==> flow/design.v <==
`timescale 1ns / 1ps
module fir
#(
    parameter   DIN_WIDTH    = 8    ,    
                FIR_TAP      = 16   ,    
                COEF_WIDTH   = 8    ,    
                DOUT_WIDTH   = 8        
)
(
    input           clk         ,
    input           rst_n       ,
    input           load_sw     ,                
    input       [ DIN_WIDTH-1:0]    data_in ,    
    input       [COEF_WIDTH-1:0]    coff_in ,    
    output      [DOUT_WIDTH-1:0]    data_out     
    );
localparam  PROD_WIDTH   = DIN_WIDTH + COEF_WIDTH,  
            ADD_WIDTH    = PROD_WIDTH + clogb2(FIR_TAP) ; 
reg [DIN_WIDTH-1:0] data_in_r;
wire [ADD_WIDTH-1:0] data_out_w;
reg [COEF_WIDTH-1:0] coff [FIR_TAP-1:0];     
wire [PROD_WIDTH-1:0] prod [FIR_TAP-1:0];    
reg [ADD_WIDTH-1:0] sum [FIR_TAP-1:0];       
always @(posedge clk or negedge rst_n) begin: LOAD
    integer i;
    if (!rst_n) begin
        for (i = 0; i <= FIR_TAP-1; i = i +1) begin
            coff[i] <= 'd0;
        end
        data_in_r <= 'd0;
    end else if(!load_sw) begin      
        coff[FIR_TAP-1] <= coff_in;
        for (i = FIR_TAP-1; i > 0; i = i -1) begin
            coff[i-1] <= coff[i];
        end
    end else begin
        data_in_r <= data_in;        
    end
end
genvar k;
generate
    for (k = 0; k < FIR_TAP; k = k + 1) begin
        assign prod[k] = data_in_r * coff[k];
    end
endgenerate
always @(posedge clk or negedge rst_n) begin: SOP
    integer m;
    if (!rst_n) begin
        for (m = 0; m < FIR_TAP; m = m + 1) begin
            sum[m] <= 'd0;
        end
    end else begin
        sum[FIR_TAP-1] <= prod[FIR_TAP-1];
        for (m = FIR_TAP-1; m > 0; m = m - 1) begin
            sum[m-1] <= prod[m-1] + sum[m];
        end
    end
end
assign data_out_w = sum[0];
assign data_out = data_out_w[ADD_WIDTH-1:ADD_WIDTH-DOUT_WIDTH];
function integer clogb2 (input integer depth);
    begin
        for(clogb2=0; depth>1; clogb2=clogb2+1)
        depth = depth >> 1;
    end
endfunction
endmodule
Settings: LEC_CHECK=0, CAP_MARGIN=20, CORE_MARGIN=2, CORE_UTILIZATION=40, SLEW_MARGIN=20; clock period 5.91 ns.
run.sh (not shown) runs the stock make flow with config.mk's settings and CLKGATE_MAP_FILE=.
The starting point finished clean.
Then changed:
- CORE_UTILIZATION: 40 -> 72
- CTS_CLUSTER_DIAMETER: not set -> 232
- clock period: 5.91 -> 4.3 ns (I/O delays scaled with it)
After rerunning: This time the run produced a layout that fails on setup timing. Die size fell by 44%. Clock-buffer cell count fell by 5. Flip-flop count does not change.
Then changed:
- CORE_UTILIZATION: 72 -> 70
- CTS_CLUSTER_DIAMETER: 232 -> not set
- clock period: 4.3 -> 4.92 ns (I/O delays scaled with it)
The new run completed, yet does not pass: setup timing; setup slack improved by 0.67 ns; final area goes down by 9.3%; worst hold slack improves by 0.13 ns; clock-buffer cell count went down by 4.
Then changed:
- CORE_UTILIZATION: 70 -> 40
- CTS_CLUSTER_DIAMETER: not set -> 116
- HOLD_SLACK_MARGIN: not set -> 0.02
- TNS_END_PERCENT: not set -> 85
- clock period: 4.92 -> 7.0 ns (I/O delays scaled with it)
With this change the flow completed without violations.
Critical path depth rises by 1.
Final cell count grows by 6.9%.


// fir: RTL as listed in full above, without the edits since
==> flow/config.mk <==
export PLATFORM = sky130hd
export DESIGN_NAME = fir
export DESIGN_NICKNAME = fir
export VERILOG_FILES = /design/flow/design.v
export SDC_FILE = /design/flow/constraint.sdc
export NUM_CORES = 4
export LEC_CHECK = 0
export CAP_MARGIN = 35
export CORE_MARGIN = 2
export CORE_UTILIZATION = 72
export CTS_CLUSTER_DIAMETER = 204
export CTS_CLUSTER_SIZE = 20
export MAX_ROUTING_LAYER = met5
export MIN_ROUTING_LAYER = met1
export PLACE_DENSITY = 0.39
export SETUP_SLACK_MARGIN = 0.38
export SLEW_MARGIN = 20
export TNS_END_PERCENT = 60
==> flow/constraint.sdc <==
create_clock -name core_clock -period 4.42 [get_ports {clk}]
set_input_delay 0.8840 -clock core_clock [delete_from_list [all_inputs] [get_ports {clk}]]
set_output_delay 0.8840 -clock core_clock [all_outputs]
set_load 0.01 [all_outputs]
The baseline produced a layout that fails on setup timing.
Rerun with:
ABC_AREA = 0   (was default)
CAP_MARGIN = 20   (was 35)
CTS_CLUSTER_DIAMETER = 95   (was 204)
CTS_CLUSTER_SIZE = 14   (was 20)
MAX_ROUTING_LAYER = default   (was met5)
MIN_ROUTING_LAYER = default   (was met1)
PLACE_DENSITY = default   (was 0.39)
SETUP_SLACK_MARGIN = 0.59   (was 0.38)
TNS_END_PERCENT = default   (was 60)
clock period = 3.23 ns   (was 4.42 ns; I/O delays follow)
Result: The changed run completed, yet does not pass: hold timing, setup timing; non-clock buffer count grows by 264; register-to-register slack gets worse by 1.5 ns; design area grows by a little under a tenth; via count grows by about a fifth; global-route usage grows by 0.50 points; area after synthesis is unchanged; maximum frequency shrinks by a few percent.
Rerun with:
ABC_AREA = default   (was 0)
CORE_UTILIZATION = 66   (was 72)
CTS_CLUSTER_DIAMETER = default   (was 95)
CTS_CLUSTER_SIZE = default   (was 14)
SETUP_SLACK_MARGIN = default   (was 0.59)
clock period = 4.7 ns   (was 3.23 ns; I/O delays follow)
After rerunning: This time the run completed and failed the layout checks on setup timing; setup slack gets better by 1.8 ns; cell area is lower by 6.9%; via count is lower by 18%.
Rerun with:
CORE_UTILIZATION = 72   (was 66)
PLACE_DENSITY = 0.35   (was default)
SETUP_SLACK_MARGIN = 1.41   (was default)
clock period = 4.9 ns   (was 4.7 ns; I/O delays follow)
Result:
- The new run completed with no timing, DRC or antenna violations
- hold slack improved by 0.083 ns
- routed wire length rose by 1.7%
- area after synthesis is unchanged
- final area fell by 4.2%
- via count stays flat
- non-clock buffer count fell by 277
